==> run K: inputs <==
==> flow/design.v <==
`timescale 1 ns / 1 ps
`default_nettype none
package bfp_pkg;
  function automatic logic [63:0] byte_reverse(input logic [63:0] din);
    for (int i = 0; i < 8; i++) begin
      byte_reverse[63-8*i-:8] = din[8*i+7-:8];
    end
  endfunction
endpackage
`timescale 1 ns / 1 ps
`default_nettype none
module fifo_srl #(
    parameter int ADDR_WIDTH = 4,
    parameter int DATA_WIDTH = 8
) (
    input logic clk,
    input logic rst,
    input logic  [DATA_WIDTH-1:0] din,
    input logic wr_en,
    output logic full,
    output logic [DATA_WIDTH-1:0] dout,
    output logic empty,
    input logic                   rd_en
);
  localparam int Depth = 2 ** ADDR_WIDTH;
  logic [DATA_WIDTH-1:0] srl   [Depth];
  logic [ADDR_WIDTH-1:0] addr;
  logic                  valid;
  assign full = &addr;
  always_ff @(posedge clk) begin
    if (wr_en && !full) begin
      srl[0] <= din;
      for (int i = 1; i < 16; i++) begin
        srl[i] <= srl[i-1];
      end
    end
  end
  assign dout = srl[addr];
  always_ff @(posedge clk) begin
    if (rst) begin
      addr <= '0;
    end else if (wr_en && ~rd_en && ~&addr && valid) begin
      addr <= addr + 1;
    end else if (rd_en && (&addr || (~wr_en && |addr))) begin
      addr <= addr - 1;
    end
  end
  always_ff @(posedge clk) begin
    if (rst) begin
      valid <= 1'b0;
    end else if (addr == '0 && wr_en) begin
      valid <= 1'b1;
    end else if (addr == '0 && ~wr_en && rd_en) begin
      valid <= 1'b0;
    end
  end
  assign empty = ~valid;
endmodule
`default_nettype wire
`timescale 1 ns / 1 ps
`default_nettype none
module bfp_comp_exp (
    input logic clk,
    input logic rst,
    input logic  [63:0] din_data,
    input logic din_valid,
    input logic din_sync,
    input logic din_last,
    output logic [63:0] dout_data,
    output logic [ 2:0] dout_state,
    output logic dout_valid,
    output logic dout_sync,
    output logic dout_last,
    input logic  [ 3:0] ud_iq_width
);
  function automatic logic [15:0] get_max2(input logic [15:0] din0, input logic [15:0] din1);
    logic [15:0] d0;
    logic [15:0] d1;
    d0 = din0[15] ? ~din0 : din0;
    d1 = din1[15] ? ~din1 : din1;
    get_max2 = d0 > d1 ? d0 : d1;
  endfunction
  function automatic logic [15:0] get_max4(input logic [15:0] din0, input logic [15:0] din1,
                                           input logic [15:0] din2, input logic [15:0] din3);
    logic [15:0] d0;
    logic [15:0] d1;
    d0 = get_max2(din0, din1);
    d1 = get_max2(din2, din3);
    get_max4 = d0 > d1 ? d0 : d1;
  endfunction
  function automatic logic [3:0] get_msb(input logic [15:0] din);
    get_msb = 0;
    for (int i = 1; i < 16; i++) begin
      if (din[i] ^ din[i-1]) get_msb = i;
    end
  endfunction
  function automatic logic [3:0] get_shift(input logic [3:0] msb, input logic [3:0] width);
    get_shift = width == 0 ? 0 : 15 - msb;
    get_shift = get_shift < 16 - width ? get_shift : 16 - width;
  endfunction
  function automatic logic [3:0] get_exp(input logic [3:0] msb, input logic [3:0] width);
    logic [4:0] temp;
    if (width == '0) begin
      temp = '0;
    end else begin
      temp = {1'b0, msb} - width + 1;
    end
    get_exp = temp[4] ? 0 : temp[3:0];
  endfunction
  function automatic logic [15:0] get_mask(input logic [3:0] w);
    logic [15:0] mask;
    case (w)
      0: mask = 16'h0000;
      1: mask = 16'h7FFF;
      2: mask = 16'h3FFF;
      3: mask = 16'h1FFF;
      4: mask = 16'h0FFF;
      5: mask = 16'h07FF;
      6: mask = 16'h03FF;
      7: mask = 16'h01FF;
      8: mask = 16'h00FF;
      9: mask = 16'h007F;
      10: mask = 16'h003F;
      11: mask = 16'h001F;
      12: mask = 16'h000F;
      13: mask = 16'h0007;
      14: mask = 16'h0003;
      default: mask = 16'h0001;
    endcase
    get_mask = mask;
  endfunction
  logic [15:0] data0  [4];
  logic [ 2:0] state0;
  generate
    for (genvar i = 0; i < 4; i++) begin : g_data0
      assign data0[i] = din_data[63-i*16-:16];
    end
  endgenerate
  always_ff @(posedge clk) begin
    if (rst || (din_valid && din_last)) begin
      state0 <= '0;
    end else if (din_valid) begin
      state0 <= state0 == 5 ? 0 : state0 + 1;
    end
  end
  logic [15:0] max1;
  logic [ 2:0] state1;
  logic        valid1;
  logic        last1;
  always_ff @(posedge clk) begin
    max1 <= get_max4(data0[0], data0[1], data0[2], data0[3]);
  end
  always_ff @(posedge clk) begin
    state1 <= state0;
    valid1 <= din_valid;
    last1  <= din_last;
  end
  logic [15:0] max2;
  logic [ 2:0] state2;
  logic [ 3:0] shift2;
  logic [ 3:0] exp2;
  logic        valid2;
  logic        last2;
  always_ff @(posedge clk) begin
    if (valid1) begin
      if (state1 == 0) begin
        max2 <= max1;
      end else begin
        max2 <= get_max2(max1, max2);
      end
    end
  end
  assign shift2 = get_shift(get_msb(max2), ud_iq_width);
  assign exp2   = get_exp(get_msb(max2), ud_iq_width);
  always_ff @(posedge clk) begin
    state2 <= state1;
    valid2 <= valid1;
    last2  <= last1;
  end
  logic [64:0] fifo3;
  logic [15:0] mask3;
  logic [15:0] data3  [4];
  logic [ 3:0] shift3;
  logic [ 3:0] exp3;
  logic [ 2:0] state3;
  logic        empty3;
  logic        valid3;
  logic        sync3;
  logic        last3;
  always_ff @(posedge clk) begin
    mask3 <= get_mask(ud_iq_width) >> 1;
  end
  generate
    for (genvar i = 0; i < 4; i++) begin : g_data3
      assign data3[i] = fifo3[63-i*16-:16];
    end
  endgenerate
  always_ff @(posedge clk) begin
    if (rst || (valid3 && last3)) begin
      state3 <= '0;
    end else if (~empty3 || valid3) begin
      state3 <= state3 == 5 ? 0 : state3 + 1;
    end
  end
  assign valid3 = ~empty3 || state3 > 0;
  always_ff @(posedge clk) begin
    if (rst) begin
      sync3 <= 1'b0;
    end else if (valid3 && last3) begin
      sync3 <= 1'b0;
    end else if (valid3) begin
      sync3 <= 1'b1;
    end
  end
  assign last3 = fifo3[64];
  logic [15:0] mask4;
  logic [15:0] data4  [4];
  logic [ 3:0] exp4;
  logic [ 2:0] state4;
  logic        valid4;
  logic        sync4;
  logic        last4;
  always_ff @(posedge clk) begin
    mask4 <= ~get_mask(ud_iq_width);
  end
  generate
    for (genvar i = 0; i < 4; i++) begin : g_data4
      always_ff @(posedge clk) begin
        data4[i] <= (data3[i] << shift3) | mask3;
      end
    end
  endgenerate
  always_ff @(posedge clk) begin
    exp4   <= exp3;
    state4 <= state3;
    valid4 <= valid3;
    sync4  <= sync3;
    last4  <= last3;
  end
  logic [63:0] data5_or;
  logic [63:0] data5_shift[4];
  logic [15:0] data5      [4];
  logic [ 6:0] shift5     [4];
  logic [ 3:0] exp5;
  logic [ 2:0] state5;
  logic        valid5;
  logic        sync5;
  logic        last5;
  generate
    for (genvar i = 0; i < 4; i++) begin : g_data5
      always_ff @(posedge clk) begin
        if (data4[i] == 16'h7FFF) begin
          data5[i] <= data4[i] & mask4;
        end else begin
          data5[i] <= (data4[i] + 1) & mask4;
        end
      end
      always_comb begin
        data5_shift[i] = {data5[i], 48'b0} >> shift5[i];
      end
    end
  endgenerate
  always_comb begin
    if (state5 == 0) begin
      data5_or = {4'b0, exp5, 56'b0};
    end else begin
      data5_or = 64'b0;
    end
    for (int i = 0; i < 4; i++) begin
      data5_or = data5_or | data5_shift[i];
    end
  end
  generate
    for (genvar i = 0; i < 4; i++) begin : g_shift5
      always_ff @(posedge clk) begin
        if (state4 == 0) begin
          shift5[i] <= i * ud_iq_width + 8;
        end else begin
          shift5[i] <= i * ud_iq_width;
        end
      end
    end
  endgenerate
  always_ff @(posedge clk) begin
    exp5   <= exp4;
    state5 <= state4;
    valid5 <= valid4;
    sync5  <= sync4;
    last5  <= last4;
  end
  always_ff @(posedge clk) begin
    dout_data  <= data5_or;
    dout_state <= state5;
    dout_sync  <= sync5;
    dout_valid <= valid5;
    dout_last  <= last5;
  end
  logic [7:0] exp_fifo_din;
  logic       exp_fifo_wr;
  logic [7:0] exp_fifo_dout;
  logic       exp_fifo_rd;
  assign exp_fifo_din = {shift2, exp2};
  assign exp_fifo_wr  = valid2 && (state2 == 5 || last2);
  assign exp_fifo_rd  = (state3 == 0);
  assign {shift3, exp3} = exp_fifo_dout;
  fifo_srl #(
      .DATA_WIDTH(8)
  ) i_exp_fifo (
      .clk  (clk),
      .rst  (rst),
      .din  (exp_fifo_din),
      .wr_en(exp_fifo_wr),
      .full (   ),
      .dout (exp_fifo_dout),
      .empty(empty3),
      .rd_en(exp_fifo_rd)
  );
  fifo_srl #(
      .DATA_WIDTH(65)
  ) i_data_fifo (
      .clk  (clk),
      .rst  (rst),
      .din  ({din_last, din_data}),
      .wr_en(din_valid),
      .full (   ),
      .dout (fifo3),
      .empty(   ),
      .rd_en(valid3)
  );
endmodule
`default_nettype wire
`timescale 1 ns / 1 ps
`default_nettype none
module bfp_comp_gearbox (
    input logic clk,
    input logic rst,
    input logic  [63:0] din_data,
    input logic  [ 2:0] din_state,
    input logic din_valid,
    input logic din_sync,
    input logic din_last,
    output logic [63:0] m_axis_tdata,
    output logic [ 7:0] m_axis_tkeep,
    output logic m_axis_tvalid,
    output logic m_axis_tlast,
    input logic [3:0] ud_iq_width
);
  logic [63:0] data_shift;
  logic [63:0] data_shift_f;
  logic [63:0] tdata;
  logic [63:0] tdata_f;
  logic [ 4:0] cnt;
  logic [ 4:0] cnt_next;
  logic [ 5:0] shift;
  logic        last_extend;
  assign {data_shift, data_shift_f} = {din_data, 64'b0} >> shift;
  always_ff @(posedge clk) begin
    if (rst) begin
      cnt <= '0;
    end else if (din_valid && din_last && cnt_next > 16) begin
      cnt <= cnt_next;
    end else if (din_valid && din_last) begin
      cnt <= '0;
    end else if (din_valid) begin
      cnt <= cnt_next;
    end else if (last_extend) begin
      cnt <= '0;
    end
  end
  always_comb begin
    if (din_state == 0) begin
      cnt_next = (cnt & 5'h0F) + 2 + ud_iq_width;
    end else begin
      cnt_next = (cnt & 5'h0F) + ud_iq_width;
    end
  end
  assign shift = {cnt[3:0], 2'b0};
  always_ff @(posedge clk) begin
    last_extend <= din_valid && din_last && (cnt_next > 16);
  end
  always_ff @(posedge clk) begin
    if (last_extend) begin
        tdata <= tdata_f | data_shift;
    end else if (din_valid) begin
      if (~din_sync) begin
        tdata <= data_shift;
      end else if (cnt[4]) begin
        tdata <= tdata_f | data_shift;
      end else begin
        tdata <= tdata | data_shift;
      end
    end
  end
  always_ff @(posedge clk) begin
    if (din_valid) begin
      tdata_f <= data_shift_f;
    end
  end
  assign m_axis_tdata  = bfp_pkg::byte_reverse(tdata);
  always_ff @(posedge clk) begin
    if (din_valid && din_last) begin
      m_axis_tvalid <= 1'b1;
    end else if (last_extend) begin
      m_axis_tvalid <= 1'b1;
    end else if (din_valid && cnt_next >= 16) begin
      m_axis_tvalid <= 1'b1;
    end else begin
      m_axis_tvalid <= 1'b0;
    end
  end
  always_ff @(posedge clk) begin
    if (din_valid && din_last && cnt_next <= 16) begin
      m_axis_tlast <= 1'b1;
    end else if (last_extend) begin
      m_axis_tlast <= 1'b1;
    end else if (din_valid) begin
      m_axis_tlast <= 1'b0;
    end
  end
  always_ff @(posedge clk) begin
    if (din_valid && din_last && cnt_next < 16) begin
      m_axis_tkeep <= 8'hFF >> (8 - shift / 8);
    end else if (last_extend) begin
      m_axis_tkeep <= 8'hFF >> (8 - shift / 8);
    end else if (din_valid) begin
      m_axis_tkeep <= 8'hFF;
    end
  end
endmodule
`default_nettype wire
`timescale 1 ns / 1 ps
`default_nettype none
module bfp_comp (
    input logic clk,
    input logic rst,
    input logic  [63:0] s_axis_tdata,
    input logic  [ 7:0] s_axis_tkeep,
    input logic s_axis_tvalid,
    input logic s_axis_tlast,
    input logic  [31:0] s_axis_tuser,
    output logic [63:0] m_axis_tdata,
    output logic [ 7:0] m_axis_tkeep,
    output logic m_axis_tvalid,
    output logic m_axis_tlast,
    output logic [31:0] m_axis_tuser,
    input logic  [ 3:0] ctrl_ud_comp_meth,
    input logic  [ 3:0] ctrl_ud_iq_width
);
  logic [63:0] s_axis_tdata_reversed;
  logic [63:0] data0;
  logic        valid0;
  logic        last0;
  logic [31:0] user0;
  logic        sync0;
  logic [ 3:0] ud_iq_width;
  logic [63:0] d0_data;
  logic [ 2:0] d0_state;
  logic        d0_valid;
  logic        d0_sync;
  logic        d0_last;
  logic [31:0] fifo_din;
  logic        fifo_wr;
  logic [31:0] fifo_dout;
  logic        fifo_rd;
  assign s_axis_tdata_reversed = bfp_pkg::byte_reverse(s_axis_tdata);
  always_ff @(posedge clk) begin
    data0  <= s_axis_tdata_reversed;
    valid0 <= s_axis_tvalid;
    last0  <= s_axis_tlast;
    user0  <= s_axis_tuser;
  end
  always_ff @(posedge clk) begin
    if (rst || (valid0 && last0)) begin
      sync0 <= 1'b0;
    end else if (valid0) begin
      sync0 <= 1'b1;
    end
  end
  assign fifo_din = user0;
  assign fifo_wr  = valid0 && ~sync0;
  assign fifo_rd  = d0_valid & ~d0_sync;
  always_ff @(posedge clk) begin
    if (fifo_rd) begin
      m_axis_tuser <= fifo_dout;
    end
  end
  always_ff @(posedge clk) begin
    if (ctrl_ud_comp_meth == 1) begin
      ud_iq_width <= ctrl_ud_iq_width;
    end else begin
      ud_iq_width <= '0;
    end
  end
  bfp_comp_exp i_exp (
      .clk        (clk),
      .rst        (rst),
      .din_data   (data0),
      .din_valid  (valid0),
      .din_sync   (sync0),
      .din_last   (last0),
      .dout_data  (d0_data),
      .dout_state (d0_state),
      .dout_valid (d0_valid),
      .dout_sync  (d0_sync),
      .dout_last  (d0_last),
      .ud_iq_width(ud_iq_width)
  );
  bfp_comp_gearbox i_gearbox (
      .clk          (clk),
      .rst          (rst),
      .din_data     (d0_data),
      .din_state    (d0_state),
      .din_valid    (d0_valid),
      .din_sync     (d0_sync),
      .din_last     (d0_last),
      .m_axis_tdata (m_axis_tdata),
      .m_axis_tkeep (m_axis_tkeep),
      .m_axis_tvalid(m_axis_tvalid),
      .m_axis_tlast (m_axis_tlast),
      .ud_iq_width  (ud_iq_width)
  );
  fifo_srl #(
      .DATA_WIDTH(32)
  ) i_user_fifo (
      .clk  (clk),
      .rst  (rst),
      .din  (fifo_din),
      .wr_en(fifo_wr),
      .full (   ),
      .dout (fifo_dout),
      .empty(   ),
      .rd_en(fifo_rd)
  );
endmodule
`default_nettype wire
==> flow/run.sh <==
#!/bin/bash
# the make line also repeats each setting of config.mk as NAME=value (left out here)
make -C /OpenROAD-flow-scripts/flow DESIGN_CONFIG=/design/flow/config.mk WORK_HOME=/design/flow/orfs CLKGATE_MAP_FILE= finish
==> flow/config.mk <==
export PLATFORM = sky130hd
export DESIGN_NAME = bfp_comp
export DESIGN_NICKNAME = bfp_comp
export VERILOG_FILES = /design/flow/design.v
export SDC_FILE = /design/flow/constraint.sdc
export NUM_CORES = 4
export LEC_CHECK = 0
export CAP_MARGIN = 20
export CORE_ASPECT_RATIO = 1.19
export CORE_MARGIN = 2
export CORE_UTILIZATION = 40
export GPL_TIMING_DRIVEN = 0
export SETUP_SLACK_MARGIN = 0.68
export SLEW_MARGIN = 35
==> flow/constraint.sdc <==
create_clock -name core_clock -period 3.64 [get_ports {clk}]
set_input_delay 0.7280 -clock core_clock [delete_from_list [all_inputs] [get_ports {clk}]]
set_output_delay 0.7280 -clock core_clock [all_outputs]
set_load 0.01 [all_outputs]
==> run F (differences from run K) <==
==> flow/config.mk (replaced) <==
export PLATFORM = sky130hd
export DESIGN_NAME = bfp_comp
export DESIGN_NICKNAME = bfp_comp
export VERILOG_FILES = /design/flow/design.v
export SDC_FILE = /design/flow/constraint.sdc
export NUM_CORES = 4
export LEC_CHECK = 0
export ABC_AREA = 1
export CAP_MARGIN = 20
export CORE_MARGIN = 5
export CORE_UTILIZATION = 32
export MAX_ROUTING_LAYER = met5
export PLACE_DENSITY = 0.6
export SLEW_MARGIN = 20
==> flow/constraint.sdc (replaced) <==
create_clock -name core_clock -period 7.74 [get_ports {clk}]
set_input_delay 1.5480 -clock core_clock [delete_from_list [all_inputs] [get_ports {clk}]]
set_output_delay 1.5480 -clock core_clock [all_outputs]
set_load 0.01 [all_outputs]
==> run H (differences from run K) <==
--- a/flow/config.mk
+++ b/flow/config.mk
@@ -8,7 +8,4 @@
 export CAP_MARGIN = 20
-export CORE_ASPECT_RATIO = 1.19
 export CORE_MARGIN = 2
-export CORE_UTILIZATION = 40
-export GPL_TIMING_DRIVEN = 0
-export SETUP_SLACK_MARGIN = 0.68
-export SLEW_MARGIN = 35
+export CORE_UTILIZATION = 62
+export SLEW_MARGIN = 20
==> flow/constraint.sdc (replaced) <==
create_clock -name core_clock -period 6.06 [get_ports {clk}]
set_input_delay 1.2120 -clock core_clock [delete_from_list [all_inputs] [get_ports {clk}]]
set_output_delay 1.2120 -clock core_clock [all_outputs]
set_load 0.01 [all_outputs]
==> run notes <==
The logs give 23.9% for the worst slew slack as a fraction of its limit and 300 ps for the final hold slack. Per STA, the worst path accumulates the most delay in the family AND-OR/OR-AND gates. The critical path launch point is data0[63]. The detailed router reports a met3 wire length of 25400 um. The final design was reported to hold multi-input combinational gates totalling 3676.

The area taken by multi-input combinational cells is reported as 26600 um^2. The flow ran to the end and the layout has no timing, DRC or antenna violations. The routed design uses 123000 um of met2 wire.
Source of the figures above: run H

==> run notes <==
According to the hold report, the worst path is of the flip-flop to flip-flop type. In this run the tightest slew margin relative to its limit is 20.4%. The final hold slack came out at 315 ps.

The count of multi-input combinational gates came out at 5120. The critical path launch point was data0[15]. The detailed router reports a met2 wire length of 115000 um.

Before CTS, the worst setup slack after placement is 2160 ps. After detailed routing, the met3 layer carries 19500 um of wire. The flow ran to the end and the layout has no timing, DRC or antenna violations. Per STA, the worst path accumulates the most delay in the family simple AND/OR/NAND/NOR gates.

The number of cells on the worst hold path is 0. The run gives 329 as the total of clock buffers placed in the layout. The tools report the setup-violating endpoint count in the final report as 0.

The multi-input combinational cells in the finished layout cover a total of 25700 um^2. The worst register-to-register path has a setup slack of 2210 ps. The utilization after layout was 37.0%.

Per the timing report, the most critical flop-to-flop path finishes at i_exp.max1[8]. Final period utilization: 71.5%.
Source of the figures above: run F

==> run notes <==
Global routing consumed, on the met2 layer, 44.5% of the routing resources. The cell type group with the largest total delay on the critical path was AND-OR/OR-AND gates. The run gives 0.531 mV for the worst voltage drop across the vdd grid.

The wire length on met2 came out at 158000 um. Before antenna repair, the detailed router went through 9 iterations. The run gives 269 ps as the final hold slack. Per the layout area report, the combinational gate area comes to 28700 um^2. Endpoints with negative setup slack in the final report add up to 15.

The run finished, with violations left. The checks that failed: negative setup slack. The worst slew slack as a fraction of its limit is 30.7%, and the count of multi-input combinational gates is 3676.

Summed over all nets, wire length on met3 after detailed routing comes to 31800 um. For reference, the critical path is launched at data0[63]. The design draws 82.6 mW. The worst path setup slack after routing came out at -871 ps.
Source of the figures above: run K

Power is estimated from default activity; no workload was simulated.
